==> run Y: inputs <==
==> flow/design.v <==
module axi_addr #(
        parameter AW = 32,
        parameter DW = 32
    )(
    input  [AW-1 : 0] i_last_addr,
    input  [2 : 0]    i_size,
    input  [1 : 0]    i_burst,
    input  [7 : 0]    i_len,
    output reg [AW-1 : 0] o_next_addr
    );
    localparam DSZ = $clog2(DW) - 3;  
    localparam FIXED     = 2'b00,
               INCREMENT = 2'b01,
               WRAP      = 2'b10;
    reg [AW-1 : 0] wrap_mask, increment;
    always @(*) begin
        increment = 0;
        if (i_burst != FIXED) begin
            if (DSZ == 0) begin
                increment = 1;
            end
            else if (DSZ == 1) begin
                increment = i_size[0] ? 2 : 1;
            end
            else if (DSZ == 2) begin
                increment = i_size[1] ? 4 : (i_size[0] ? 2 : 1);
            end
            else if (DSZ == 3) begin
                case (i_size[1 : 0])
                    2'b00: increment = 1;
                    2'b01: increment = 2;
                    2'b10: increment = 4;
                    2'b11: increment = 8;
                endcase
            end
            else begin
                increment = (1 << i_size);
            end
        end
    end
    always @(*) begin
        wrap_mask = 'b0;
        if (i_burst == WRAP) begin
            if (i_len == 1) begin
                wrap_mask = (1 << (i_size + 1));
            end
            else if (i_len == 3) begin
                wrap_mask = (1 << (i_size + 2));
            end
            else if (i_len == 7) begin
                wrap_mask = (1 << (i_size + 3));
            end
            else if (i_len == 15) begin
                wrap_mask = (1 << (i_size + 4));
            end
            wrap_mask = wrap_mask - 1;
            if (AW > 12) begin
                wrap_mask[(AW-1) : ((AW >12) ? 12 : (AW-1))] = 'b0;
            end
        end
    end
    always @(*) begin
        o_next_addr = i_last_addr + increment;
        if (i_burst != FIXED) begin
            if (DSZ < 2) begin
                o_next_addr = i_size[0];
            end
            else if (DSZ < 4) begin
                case(i_size[1 : 0]) 
                    2'b00: o_next_addr        = o_next_addr;
                    2'b01: o_next_addr[0]     = 1'b0;
                    2'b10: o_next_addr[1 : 0] = 'b0;
                    2'b11: o_next_addr[2 : 0] = 'b0;
                endcase
            end
            else begin
                case(i_size) 
                    3'b000: o_next_addr        = o_next_addr;
                    3'b001: o_next_addr[0]     = 1'b0;
                    3'b010: o_next_addr[1 : 0] = 'b0;
                    3'b011: o_next_addr[2 : 0] = 'b0;
                    3'b100: o_next_addr[3 : 0] = 'b0;
                    3'b101: o_next_addr[4 : 0] = 'b0;
                    3'b110: o_next_addr[5 : 0] = 'b0;
                    3'b111: o_next_addr[6 : 0] = 'b0;
                endcase
            end
        end
        if (i_burst[1]) begin
            o_next_addr = (i_last_addr & ~wrap_mask) | (o_next_addr & wrap_mask);
        end
        if (AW > 12) begin
            o_next_addr[(AW-1) : ((AW >12) ? 12 : (AW-1))] = i_last_addr[(AW-1) : ((AW >12) ? 12 : (AW-1))];
        end
    end
endmodule
module axi_slave #(
    parameter AXI_ID_WD   = 2,
    parameter AXI_DATA_WD = 32,
    parameter AXI_ADDR_WD = 32,
    parameter AXI_STRB_WD = 4
    )(
    input                      S_AXI_ACLK,
    input                      S_AXI_ARESETN,
    input  [AXI_ADDR_WD-1 : 0] S_AXI_AWADDR,
    input  [AXI_ID_WD-1   : 0] S_AXI_AWID,
    input  [1 : 0]             S_AXI_AWBURST,
    input  [2 : 0]             S_AXI_AWSIZE,
    input  [7 : 0]             S_AXI_AWLEN,
    input                      S_AXI_AWVALID,
    output                     S_AXI_AWREADY,
    input  [AXI_DATA_WD-1 : 0] S_AXI_WDATA,
    input  [AXI_STRB_WD-1 : 0] S_AXI_WSTRB,
    input                      S_AXI_WLAST,
    input                      S_AXI_WVALID,
    output                     S_AXI_WREADY,
    output [AXI_ID_WD-1   : 0] S_AXI_BID,
    output [1 : 0]             S_AXI_BRESP,
    output                     S_AXI_BVALID,
    input                      S_AXI_BREADY,
    input  [AXI_ADDR_WD-1 : 0] S_AXI_ARADDR,
    input  [AXI_ID_WD-1   : 0] S_AXI_ARID,
    input  [1 : 0]             S_AXI_ARBURST,
    input  [2 : 0]             S_AXI_ARSIZE,
    input  [7 : 0]             S_AXI_ARLEN,
    input                      S_AXI_ARVALID,
    output                     S_AXI_ARREADY,
    output [AXI_DATA_WD-1 : 0] S_AXI_RDATA,
    output                     S_AXI_RLAST,
    output [AXI_ID_WD-1   : 0] S_AXI_RID,
    output [1 : 0]             S_AXI_RRESP,
    output                     S_AXI_RVALID,
    input                      S_AXI_RREADY
    );
    localparam IW = AXI_ID_WD,
               DW = AXI_DATA_WD,
               AW = AXI_ADDR_WD,
               SW = AXI_STRB_WD;
    localparam DW_BYTE = DW >> 3;
    localparam DEPTH   = 1 << 8;
    reg [7 : 0] bank0 [63 : 0];
    reg [7 : 0] bank1 [63 : 0];
    reg [7 : 0] bank2 [63 : 0];
    reg [7 : 0] bank3 [63 : 0];
    reg [AW-1 : 0] awaddr;
    reg [IW-1 : 0] awid;
    reg [1 : 0]    awburst;
    reg [2 : 0]    awsize;
    reg [7 : 0]    awlen;
    reg [AW-1 : 0] araddr;
    reg [IW-1 : 0] arid;
    reg [1 : 0]    arburst;
    reg [2 : 0]    arsize;
    reg [7 : 0]    arlen;
    reg            axi_awready;
    reg            axi_wready;
    reg [IW-1 : 0] axi_bid;
    reg            axi_bvalid;
    reg            axi_arready;
    reg [DW-1 : 0] axi_rdata;
    reg            axi_rlast;
    reg [IW-1 : 0] axi_rid;
    reg            axi_rvalid;
    reg         bvalid_r;
    reg [7 : 0] cur_rlen;
    wire [AW-1 : 0] next_wr_addr;
    wire [AW-1 : 0] next_rd_addr;
    wire awfire = S_AXI_AWVALID  && S_AXI_AWREADY;
    wire wfire  = S_AXI_WVALID   && S_AXI_WREADY;
    wire arfire = S_AXI_ARVALID  && S_AXI_ARREADY;
    wire rfire  = S_AXI_RVALID   && S_AXI_RREADY;
    wire b_pend = S_AXI_BVALID   && !S_AXI_BREADY;
    wire r_pend = S_AXI_RVALID   && !S_AXI_RREADY;
    always @(posedge S_AXI_ACLK) begin
        if (S_AXI_AWREADY) begin
            awaddr  <= S_AXI_AWADDR;
            awid    <= S_AXI_AWID;
            awburst <= S_AXI_AWBURST;
            awlen   <= S_AXI_AWLEN;
            awsize  <= S_AXI_AWSIZE;
        end
        else if (wfire) begin
            awaddr <= next_wr_addr;
        end
    end
    always @(posedge S_AXI_ACLK) begin
        if (!S_AXI_ARESETN) begin
            axi_awready <= 1'b1;
            axi_wready  <= 1'b0;
        end
        else if (awfire) begin
            axi_awready <= 1'b0;
            axi_wready  <= 1'b1;
        end
        else if (wfire) begin
            axi_awready <= S_AXI_WLAST && !b_pend;
            axi_wready  <= !S_AXI_WLAST;
        end
        else if (!S_AXI_AWREADY) begin
            if (axi_wready) begin
                axi_awready <= 1'b0;
            end
            else if (b_pend) begin
                axi_awready <= 1'b0;
            end
            else begin
                axi_awready <= 1'b1;
            end
        end
    end
    always @(posedge S_AXI_ACLK) begin
        if (!b_pend) begin
            axi_bid <= awid;
        end
    end
    always @(posedge S_AXI_ACLK) begin
        if (!S_AXI_ARESETN) begin
            axi_bvalid <= 1'b0;
        end
        else if (wfire && S_AXI_WLAST) begin
            axi_bvalid <= 1'b1;
        end
        else if (S_AXI_BREADY) begin
            axi_bvalid <= bvalid_r;
        end
    end
    always @(posedge S_AXI_ACLK) begin
        if (!S_AXI_ARESETN) begin
            bvalid_r <= 1'b0;
        end
        else if (b_pend && wfire && S_AXI_WLAST) begin
            bvalid_r <= 1'b1;
        end
        else if (S_AXI_BREADY) begin
            bvalid_r <= 1'b0;
        end
    end
    wire [1 : 0] wl0 = 2'd0 - awaddr[1 : 0];
    wire [1 : 0] wl1 = 2'd1 - awaddr[1 : 0];
    wire [1 : 0] wl2 = 2'd2 - awaddr[1 : 0];
    wire [1 : 0] wl3 = 2'd3 - awaddr[1 : 0];
    wire [5 : 0] wrow = awaddr[7 : 2];
    wire [5 : 0] wr0 = wrow + (awaddr[1 : 0] > 2'd0);
    wire [5 : 0] wr1 = wrow + (awaddr[1 : 0] > 2'd1);
    wire [5 : 0] wr2 = wrow + (awaddr[1 : 0] > 2'd2);
    wire [5 : 0] wr3 = wrow;
    always @(posedge S_AXI_ACLK) begin
        if (wfire && S_AXI_WSTRB[wl0]) bank0[wr0] <= S_AXI_WDATA[{wl0, 3'b000} +: 8];
        if (wfire && S_AXI_WSTRB[wl1]) bank1[wr1] <= S_AXI_WDATA[{wl1, 3'b000} +: 8];
        if (wfire && S_AXI_WSTRB[wl2]) bank2[wr2] <= S_AXI_WDATA[{wl2, 3'b000} +: 8];
        if (wfire && S_AXI_WSTRB[wl3]) bank3[wr3] <= S_AXI_WDATA[{wl3, 3'b000} +: 8];
    end
    axi_addr #( 
        .AW(AW),
        .DW(DW)
    ) get_next_wr_addr(
        .i_last_addr(awaddr),
        .i_burst(awburst),
        .i_size(awsize),
        .i_len(awlen),
        .o_next_addr(next_wr_addr)
    );
    assign S_AXI_AWREADY = axi_awready;
    assign S_AXI_WREADY  = axi_wready;
    assign S_AXI_BRESP   = 2'b00;
    assign S_AXI_BVALID  = axi_bvalid;
    assign S_AXI_BID     = axi_bid;
    always @(posedge S_AXI_ACLK) begin
        if (arfire) begin
            araddr  <= S_AXI_ARADDR;
            arid    <= S_AXI_ARID;
            arburst <= S_AXI_ARBURST;
            arlen   <= S_AXI_ARLEN;
            arsize  <= S_AXI_ARSIZE;
        end
        else if (rfire) begin
            araddr <= next_rd_addr;
        end
    end
    always @(posedge S_AXI_ACLK) begin
        if (!S_AXI_ARESETN) begin
            cur_rlen <= 'b0;
        end
        else if (arfire) begin
            cur_rlen <= S_AXI_ARLEN;
        end
        else if (rfire) begin
            cur_rlen <= cur_rlen - 1'b1;
        end
    end
    always @(posedge S_AXI_ACLK) begin
        if (!S_AXI_ARESETN) begin
            axi_arready <= 1'b1;
        end
        else if (arfire) begin
            axi_arready <= 1'b0;
        end
        else if (rfire) begin
            axi_arready <= (cur_rlen == 0);
        end
    end
    always @(posedge S_AXI_ACLK) begin
        if (!S_AXI_ARESETN) begin
            axi_rvalid <= 1'b0;
        end
        else if (arfire) begin
            axi_rvalid <= 1'b1;
        end
        else if (rfire) begin
            axi_rvalid <= (cur_rlen > 0);
        end
    end
    always @(posedge S_AXI_ACLK) begin
        if (!S_AXI_ARESETN) begin
            axi_rlast <= 1'b0;
        end
        else if (arfire) begin
            axi_rlast <= (S_AXI_ARLEN == 'b0);
        end
        else if (rfire) begin
            axi_rlast <= (cur_rlen == 'b1);
        end
    end
    always @(posedge S_AXI_ACLK) begin
        if (arfire) begin
            axi_rid <= S_AXI_ARID;
        end
    end
    axi_addr #( 
        .AW(AW),
        .DW(DW)
    ) get_next_rd_addr(
        .i_last_addr(araddr),
        .i_burst(arburst),
        .i_size(arsize),
        .i_len(arlen),
        .o_next_addr(next_rd_addr)
    );
    wire [5 : 0] rrow = araddr[7 : 2];
    wire [7 : 0] rb0 = bank0[rrow + (araddr[1 : 0] > 2'd0)];
    wire [7 : 0] rb1 = bank1[rrow + (araddr[1 : 0] > 2'd1)];
    wire [7 : 0] rb2 = bank2[rrow + (araddr[1 : 0] > 2'd2)];
    wire [7 : 0] rb3 = bank3[rrow];
    wire [31 : 0] rall = {rb3, rb2, rb1, rb0};
    wire [63 : 0] rdup = {rall, rall};
    always @(*) begin
        axi_rdata = rdup[{araddr[1 : 0], 3'b000} +: 32];
    end
    assign S_AXI_ARREADY = axi_arready;
    assign S_AXI_RVALID  = axi_rvalid;
    assign S_AXI_RDATA   = axi_rdata;
    assign S_AXI_RLAST   = axi_rlast;
    assign S_AXI_RID     = axi_rid;
    assign S_AXI_RRESP   = 2'b00;
endmodule
==> flow/run.sh <==
#!/bin/bash
# the make line also repeats each setting of config.mk as NAME=value (left out here)
make -C /OpenROAD-flow-scripts/flow DESIGN_CONFIG=/design/flow/config.mk WORK_HOME=/design/flow/orfs CLKGATE_MAP_FILE= finish
==> flow/config.mk <==
export PLATFORM = sky130hd
export DESIGN_NAME = axi_slave
export DESIGN_NICKNAME = axi_slave
export VERILOG_FILES = /design/flow/design.v
export SDC_FILE = /design/flow/constraint.sdc
export NUM_CORES = 4
export LEC_CHECK = 0
export CAP_MARGIN = 20
export CELL_PAD_IN_SITES_DETAIL_PLACEMENT = 0
export CELL_PAD_IN_SITES_GLOBAL_PLACEMENT = 0
export CORE_MARGIN = 2
export CORE_UTILIZATION = 52
export CTS_CLUSTER_SIZE = 100
export PLACE_DENSITY = 0.5
export SLEW_MARGIN = 20
==> flow/constraint.sdc <==
create_clock -name core_clock -period 3.31 [get_ports {S_AXI_ACLK}]
set_input_delay 0.6620 -clock core_clock [delete_from_list [all_inputs] [get_ports {S_AXI_ACLK}]]
set_output_delay 0.6620 -clock core_clock [all_outputs]
set_load 0.01 [all_outputs]
==> inputs of run K, as changes to run Y <==
--- a/flow/config.mk
+++ b/flow/config.mk
@@ -7,9 +7,8 @@
 export LEC_CHECK = 0
 export CAP_MARGIN = 20
 export CELL_PAD_IN_SITES_DETAIL_PLACEMENT = 0
-export CELL_PAD_IN_SITES_GLOBAL_PLACEMENT = 0
+export CELL_PAD_IN_SITES_GLOBAL_PLACEMENT = 4
 export CORE_MARGIN = 2
-export CORE_UTILIZATION = 52
-export CTS_CLUSTER_SIZE = 100
+export CORE_UTILIZATION = 47
 export PLACE_DENSITY = 0.5
 export SLEW_MARGIN = 20
==> flow/constraint.sdc (replaced) <==
create_clock -name core_clock -period 5.85 [get_ports {S_AXI_ACLK}]
set_input_delay 1.1700 -clock core_clock [delete_from_list [all_inputs] [get_ports {S_AXI_ACLK}]]
set_output_delay 1.1700 -clock core_clock [all_outputs]
set_load 0.01 [all_outputs]
==> inputs of run A, as changes to run Y <==
==> flow/config.mk (replaced) <==
export PLATFORM = sky130hd
export DESIGN_NAME = axi_slave
export DESIGN_NICKNAME = axi_slave
export VERILOG_FILES = /design/flow/design.v
export SDC_FILE = /design/flow/constraint.sdc
export NUM_CORES = 4
export LEC_CHECK = 0
export CAP_MARGIN = 20
export CELL_PAD_IN_SITES_DETAIL_PLACEMENT = 2
export CELL_PAD_IN_SITES_GLOBAL_PLACEMENT = 4
export CORE_MARGIN = 2
export CORE_UTILIZATION = 30
export PLACE_DENSITY = 0.5
export SETUP_SLACK_MARGIN = 0.39
export SLEW_MARGIN = 20
==> flow/constraint.sdc (replaced) <==
create_clock -name core_clock -period 8.57 [get_ports {S_AXI_ACLK}]
set_input_delay 1.7140 -clock core_clock [delete_from_list [all_inputs] [get_ports {S_AXI_ACLK}]]
set_output_delay 1.7140 -clock core_clock [all_outputs]
set_load 0.01 [all_outputs]
==> results.py <==
# Flow results
metrics = {
    "final_layout": {
        "clkbuf_count": 256,
        "comb_share_pct": 21.8,
    },
    "final_timing": {
        "setup_viol": 32,
        "max_freq_mhz": 196,
        "finClkSkew_ns": 0.0209,
        "layout_setup_ws_ns": -1.80,
    },
    "status": {
        "violations": "setup timing",
        "status": "finished with violations",
    },
    "routing": {
        "dr.pass1.iters": 25,
    },
    "power": {
        "pg_seq_mw": 31.2,
    },
}
[end of results for run Y]
==> results.py <==
# Flow results
metrics = {
    "status": {
        "status": "complete, no violations",
    },
    "final_timing": {
        "layout_setup_ws_ns": 0.841,
        "max_freq_mhz": 129,
        "finClkSkew_ns": 0.0412,
        "slew_violations": 0,
        "setup_viol": 0,
    },
    "routing": {
        "dr.pass1.iters": 5,
    },
    "final_layout": {
        "comb_share_pct": 21.7,
    },
}
[end of results for run A]
==> results.py <==
# Flow results
metrics = {
    "power": {
        "pg_seq_mw": 17.7,
    },
    "final_layout": {
        "comb_share_pct": 22.4,
        "clkbuf_count": 281,
    },
    "final_timing": {
        "layout_setup_ws_ns": 0.135,
        "setup_viol": 0,
        "finClkSkew_ns": 0.0279,
    },
    "routing": {
        "dr.pass1.iters": 5,
    },
    "status": {
        "status": "complete, no violations",
    },
}
[end of results for run K]
Power is estimated from default activity; no workload was simulated.
